Design router_extended, start of the top module:
module router_extended #(
  parameter B2_LAT_BIN  = 1, B2_LAT_DEC  = 8, B2_LAT_DUO  = 6,
  parameter B10_LAT_DEC = 1, B10_LAT_BIN = 6, B10_LAT_DUO = 6,
  parameter B12_LAT_DUO = 1, B12_LAT_BIN = 6, B12_LAT_DEC = 8
)(
  input  wire        clk,
  input  wire        rst,
  input  wire        start,
  input  wire [2:0]  cond_sel,
  input  wire [3:0]  opcode,
  input  wire [15:0] op_a,
  input  wire [15:0] op_b,
  output reg         busy,
  output reg         done,
  output reg  [31:0] result
);
For scale: ~2400 cells after synthesis, ~76 I/O pins, about 19000 sq um of cells after synthesis.
clock: 4.95 ns
lec_check: 0
cap_margin: 20
core_margin: 2
core_utilization: 70
cts_cluster_size: 35
setup_slack_margin: 1.37
slew_margin: 20
run.sh (not shown) runs the stock make flow with config.mk's settings and CLKGATE_MAP_FILE=.
The baseline ended with an error in global routing on GRT-0116.
Edit:
CORE_UTILIZATION = 40   (was 70)
CTS_CLUSTER_SIZE = not set   (was 35)
SETUP_SLACK_MARGIN = not set   (was 1.37)
clock period = 10.0 ns   (was 4.95 ns; I/O delays follow)
Effect:
- The changed run produced a clean layout
- die area rises by 73%
- synthesized cell count stays the same
- area after synthesis is unchanged
Edit:
ABC_AREA = 1   (was not set)
CORE_UTILIZATION = 49   (was 40)
CTS_CLUSTER_DIAMETER = 381   (was not set)
CTS_CLUSTER_SIZE = 98   (was not set)
MAX_ROUTING_LAYER = met4   (was not set)
PLACE_DENSITY = 0.75   (was not set)
SETUP_SLACK_MARGIN = -0.91   (was not set)
SLEW_MARGIN = 10   (was 20)
=> Fmax climbs by 5.9%; die size falls by 12%; area after synthesis rises by 8.1%; wire length grows by 1.9%; clock skew increases by 3.6 ps; global-route usage climbs by 5.1 points; sequential share of layout area came out lower by 1.0 points; total power rose by 3.7%.
Edit:
ABC_AREA = not set   (was 1)
CORE_UTILIZATION = 70   (was 49)
CTS_CLUSTER_DIAMETER = not set   (was 381)
CTS_CLUSTER_SIZE = 25   (was 98)
MAX_ROUTING_LAYER = not set   (was met4)
PLACE_DENSITY = not set   (was 0.75)
SETUP_SLACK_MARGIN = not set   (was -0.91)
SLEW_MARGIN = 20   (was 10)
clock period = 7.66 ns   (was 10.0 ns; I/O delays follow)
Result: Total power is higher by about 47%; worst setup slack is worse by 1600 ps; critical path depth is lower by 1; clock-buffer cell count stays the same; synthesized cell count is lower by 25%; die size is lower by 35%; via count is lower by 5.8%; routed wire length is lower by about 1.3%; global-route usage is higher by 13 points; final cell count is lower by 22%.


router_extended again, from the RTL that the note above started with.
Settings: LEC_CHECK=0, ABC_AREA=1, CAP_MARGIN=20, CELL_PAD_IN_SITES_GLOBAL_PLACEMENT=0, CORE_ASPECT_RATIO=1.75, CORE_MARGIN=2, CORE_UTILIZATION=70, CTS_CLUSTER_DIAMETER=255, CTS_CLUSTER_SIZE=15, GPL_ROUTABILITY_DRIVEN=1, HOLD_SLACK_MARGIN=0.29, MIN_ROUTING_LAYER=met1, PLACE_DENSITY_LB_ADDON=0.1, SETUP_SLACK_MARGIN=-0.0, SLEW_MARGIN=40; clock period 6.71 ns.
The first run failed in 5_1_grt.
==> next run, changes <==
CAP_MARGIN = 15   (was 20)
CORE_ASPECT_RATIO = 1.81   (was 1.75)
CORE_UTILIZATION = 66   (was 70)
CTS_CLUSTER_SIZE = not set   (was 15)
HOLD_SLACK_MARGIN = not set   (was 0.29)
MAX_ROUTING_LAYER = met4   (was not set)
PLACE_DENSITY_LB_ADDON = not set   (was 0.1)
clock period = 2.14 ns   (was 6.71 ns; I/O delays follow)
Outcome: The new run did not get past 5_1_grt. Synthesized area does not change. Synthesized cell count does not change. Die area came out higher by 5.9%.


The RTL this note starts from:
==> flow/design.v <==
`timescale 1ns/1ps
module base2_alu #(
  parameter LAT_BIN = 1,   
  parameter LAT_DEC = 8,   
  parameter LAT_DUO = 6    
)(
  input  wire        clk,
  input  wire        rst,
  input  wire        start,
  input  wire [3:0]  opcode,
  input  wire [15:0] a,
  input  wire [15:0] b,
  output reg         busy,
  output reg         done,
  output reg  [31:0] result
);
  reg [7:0] countdown;
  wire [7:0] lat_sel =
      (opcode <= 4'd2) ? LAT_BIN :
      ((opcode <= 4'd5) ? LAT_DEC : LAT_DUO);
  wire [31:0] res_bin =
      (opcode==4'd0)   ? (a + b) :
      (opcode==4'd1)   ? (a - b) :
      (opcode==4'd2)   ? (a * b) :
      (opcode==4'd3)   ? (a + b) :
      (opcode==4'd4)   ? (a - b) :
      (opcode==4'd5) ? (a * 16'd10) :
      (opcode==4'd6) ? (a + b) :
      (opcode==4'd7) ? (a - b) :
      (opcode==4'd8)  ? (a * 16'd3) : 32'd0;
  always @(posedge clk) begin
    if (rst) begin
      busy <= 1'b0; done <= 1'b0; countdown <= 8'd0; result <= 32'd0;
    end else begin
      done <= 1'b0;
      if (start && !busy) begin
        busy      <= 1'b1;
        countdown <= (lat_sel==0) ? 1 : lat_sel;
      end else if (busy) begin
        if (countdown > 8'd1) begin
          countdown <= countdown - 8'd1;
        end else begin
          busy   <= 1'b0;
          done   <= 1'b1;
          result <= res_bin;
        end
      end
    end
  end
endmodule
`timescale 1ns/1ps
module base10_alu #(
  parameter LAT_DEC = 1,   
  parameter LAT_BIN = 6,   
  parameter LAT_DUO = 6    
)(
  input  wire        clk,
  input  wire        rst,
  input  wire        start,
  input  wire [3:0]  opcode,
  input  wire [15:0] a,
  input  wire [15:0] b,
  output reg         busy,
  output reg         done,
  output reg  [31:0] result
);
  reg [7:0] countdown;
  wire [7:0] lat_sel =
      ((opcode>=4'd3) && (opcode<=4'd5)) ? LAT_DEC :
      ((opcode<=4'd2) ? LAT_BIN : LAT_DUO);
  wire [31:0] res_bin =
      (opcode==4'd0)   ? (a + b) :
      (opcode==4'd1)   ? (a - b) :
      (opcode==4'd2)   ? (a * b) :
      (opcode==4'd3)   ? (a + b) :
      (opcode==4'd4)   ? (a - b) :
      (opcode==4'd5) ? (a * 16'd10) :
      (opcode==4'd6) ? (a + b) :
      (opcode==4'd7) ? (a - b) :
      (opcode==4'd8)  ? (a * 16'd3) : 32'd0;
  always @(posedge clk) begin
    if (rst) begin
      busy <= 1'b0; done <= 1'b0; countdown <= 8'd0; result <= 32'd0;
    end else begin
      done <= 1'b0;
      if (start && !busy) begin
        busy      <= 1'b1;
        countdown <= (lat_sel==0) ? 1 : lat_sel;
      end else if (busy) begin
        if (countdown > 8'd1) begin
          countdown <= countdown - 8'd1;
        end else begin
          busy   <= 1'b0;
          done   <= 1'b1;
          result <= res_bin;
        end
      end
    end
  end
endmodule
`timescale 1ns/1ps
module base12_alu #(
  parameter LAT_DUO = 1,   
  parameter LAT_BIN = 6,   
  parameter LAT_DEC = 8    
)(
  input  wire        clk,
  input  wire        rst,
  input  wire        start,
  input  wire [3:0]  opcode,
  input  wire [15:0] a,
  input  wire [15:0] b,
  output reg         busy,
  output reg         done,
  output reg  [31:0] result
);
  reg [7:0] countdown;
  wire [7:0] lat_sel =
      ((opcode>=4'd6) && (opcode<=4'd8)) ? LAT_DUO :
      ((opcode<=4'd2) ? LAT_BIN : LAT_DEC);
  wire [31:0] res_bin =
      (opcode==4'd0)   ? (a + b) :
      (opcode==4'd1)   ? (a - b) :
      (opcode==4'd2)   ? (a * b) :
      (opcode==4'd3)   ? (a + b) :
      (opcode==4'd4)   ? (a - b) :
      (opcode==4'd5) ? (a * 16'd10) :
      (opcode==4'd6) ? (a + b) :
      (opcode==4'd7) ? (a - b) :
      (opcode==4'd8)  ? (a * 16'd3) : 32'd0;
  always @(posedge clk) begin
    if (rst) begin
      busy <= 1'b0; done <= 1'b0; countdown <= 8'd0; result <= 32'd0;
    end else begin
      done <= 1'b0;
      if (start && !busy) begin
        busy      <= 1'b1;
        countdown <= (lat_sel==0) ? 1 : lat_sel;
      end else if (busy) begin
        if (countdown > 8'd1) begin
          countdown <= countdown - 8'd1;
        end else begin
          busy   <= 1'b0;
          done   <= 1'b1;
          result <= res_bin;
        end
      end
    end
  end
endmodule
`timescale 1ns/1ps
module router_extended #(
  parameter B2_LAT_BIN  = 1, B2_LAT_DEC  = 8, B2_LAT_DUO  = 6,
  parameter B10_LAT_DEC = 1, B10_LAT_BIN = 6, B10_LAT_DUO = 6,
  parameter B12_LAT_DUO = 1, B12_LAT_BIN = 6, B12_LAT_DEC = 8
)(
  input  wire        clk,
  input  wire        rst,
  input  wire        start,
  input  wire [2:0]  cond_sel,
  input  wire [3:0]  opcode,
  input  wire [15:0] op_a,
  input  wire [15:0] op_b,
  output reg         busy,
  output reg         done,
  output reg  [31:0] result
);
  localparam [1:0] ROUTE_SENTINEL = 2'd3;
  wire [1:0] forced_target = (cond_sel <= 3'd2) ? cond_sel[1:0] : ROUTE_SENTINEL;
  wire [1:0] full_router_target =
      (opcode <= 4'd2)   ? 2'd0 :
      (opcode <= 4'd5) ? 2'd1 :
                                  2'd2;
  localparam [1:0] DUO_FALLBACK_TARGET = (B10_LAT_DUO <= B2_LAT_DUO) ? 2'd1 : 2'd0;
  wire [1:0] router_210_target =
      (opcode <= 4'd2)   ? 2'd0 :
      (opcode <= 4'd5) ? 2'd1 :
                                  DUO_FALLBACK_TARGET;
  wire [1:0] routed_target =
      (forced_target != ROUTE_SENTINEL) ? forced_target :
      (cond_sel == 3'd3) ? full_router_target :
      (cond_sel == 3'd4) ? router_210_target :
                           full_router_target;  
  reg  start_b2, start_b10, start_b12;
  wire busy_b2, done_b2;   wire [31:0] res_b2;
  wire busy_b10, done_b10; wire [31:0] res_b10;
  wire busy_b12, done_b12; wire [31:0] res_b12;
  base2_alu #(.LAT_BIN(B2_LAT_BIN), .LAT_DEC(B2_LAT_DEC), .LAT_DUO(B2_LAT_DUO)) u_b2(
    .clk(clk), .rst(rst), .start(start_b2), .opcode(opcode), .a(op_a), .b(op_b),
    .busy(busy_b2), .done(done_b2), .result(res_b2)
  );
  base10_alu #(.LAT_DEC(B10_LAT_DEC), .LAT_BIN(B10_LAT_BIN), .LAT_DUO(B10_LAT_DUO)) u_b10(
    .clk(clk), .rst(rst), .start(start_b10), .opcode(opcode), .a(op_a), .b(op_b),
    .busy(busy_b10), .done(done_b10), .result(res_b10)
  );
  base12_alu #(.LAT_DUO(B12_LAT_DUO), .LAT_BIN(B12_LAT_BIN), .LAT_DEC(B12_LAT_DEC)) u_b12(
    .clk(clk), .rst(rst), .start(start_b12), .opcode(opcode), .a(op_a), .b(op_b),
    .busy(busy_b12), .done(done_b12), .result(res_b12)
  );
  localparam S_IDLE=0, S_WAIT=1;
  reg [0:0] st;
  always @(posedge clk) begin
    if (rst) begin
      st <= S_IDLE; busy <= 1'b0; done <= 1'b0;
      start_b2 <= 1'b0; start_b10 <= 1'b0; start_b12 <= 1'b0;
      result <= 32'd0;
    end else begin
      done <= 1'b0;
      start_b2 <= 1'b0; start_b10 <= 1'b0; start_b12 <= 1'b0;
      case (st)
        S_IDLE: begin
          if (start) begin
            busy <= 1'b1;
            if (routed_target==2'd0) start_b2  <= 1'b1;
            if (routed_target==2'd1) start_b10 <= 1'b1;
            if (routed_target==2'd2) start_b12 <= 1'b1;
            st <= S_WAIT;
          end
        end
        S_WAIT: begin
          if ( (routed_target==2'd0 && done_b2) ||
               (routed_target==2'd1 && done_b10) ||
               (routed_target==2'd2 && done_b12) ) begin
            result <= (routed_target==2'd0) ? res_b2 :
                      (routed_target==2'd1) ? res_b10 :
                                              res_b12;
            done   <= 1'b1;
            busy   <= 1'b0;
            st     <= S_IDLE;
          end
        end
      endcase
    end
  end
endmodule
==> flow/config.mk <==
export PLATFORM = sky130hd
export DESIGN_NAME = router_extended
export DESIGN_NICKNAME = router_extended
export VERILOG_FILES = /design/flow/design.v
export SDC_FILE = /design/flow/constraint.sdc
export NUM_CORES = 4
export LEC_CHECK = 0
export CAP_MARGIN = 20
export CORE_ASPECT_RATIO = 1.68
export CORE_MARGIN = 2
export CORE_UTILIZATION = 70
export GPL_ROUTABILITY_DRIVEN = 1
export GPL_TIMING_DRIVEN = 0
export HOLD_SLACK_MARGIN = -0.08
export MAX_ROUTING_LAYER = met5
export PLACE_DENSITY = 0.37
export SETUP_SLACK_MARGIN = 1.3
export SLEW_MARGIN = 10
export TNS_END_PERCENT = 15
==> flow/constraint.sdc <==
create_clock -name core_clock -period 10.0 [get_ports {clk}]
set_input_delay 2.0000 -clock core_clock [delete_from_list [all_inputs] [get_ports {clk}]]
set_output_delay 2.0000 -clock core_clock [all_outputs]
set_load 0.01 [all_outputs]
The first run produced a clean layout.
Rerun with:
Settings changed: ABC_AREA set to 1, CORE_ASPECT_RATIO 1.68 to not set, CORE_UTILIZATION 70 to 46, CTS_CLUSTER_DIAMETER set to 381, CTS_CLUSTER_SIZE set to 98, GPL_ROUTABILITY_DRIVEN 1 to not set, GPL_TIMING_DRIVEN 0 to not set, HOLD_SLACK_MARGIN -0.08 to not set, MAX_ROUTING_LAYER met5 to met4, PLACE_DENSITY 0.37 to 0.35, SETUP_SLACK_MARGIN 1.3 to -0.99, TNS_END_PERCENT 15 to not set.
Result:
- The changed run went through all stages and came out clean
- routed wire length goes down by about 1%
- clock-buffer cell count decreases by 5
- via count rose by about 6%
- clock skew stays flat
- clock power goes up by about 5%
- setup slack improves by 300 ps
- combinational power falls by about 2%
- design area climbs by 7.7%
- cell count came out higher by about 33%
- area after synthesis is higher by 8.1%
- register-to-register slack improves by 990 ps
Rerun with:
Settings changed: ABC_AREA 1 to not set, CELL_PAD_IN_SITES_DETAIL_PLACEMENT set to 2, CORE_ASPECT_RATIO set to 1.68, CORE_MARGIN 2 to 5, CORE_UTILIZATION 46 to 70, CTS_CLUSTER_DIAMETER 381 to not set, CTS_CLUSTER_SIZE 98 to not set, GPL_ROUTABILITY_DRIVEN set to 1, GPL_TIMING_DRIVEN set to 0, HOLD_SLACK_MARGIN set to -0.08, MAX_ROUTING_LAYER met4 to met5, PLACE_DENSITY 0.35 to 0.62, SETUP_SLACK_MARGIN -0.99 to 1.3, TNS_END_PERCENT set to 15.
=>
- The changed run ended with an error in detailed placement
- synthesized cell count is lower by 25%
- die area is lower by 34%
- synthesized area is lower by 7.5%
Power and IR drop assume default switching activity.
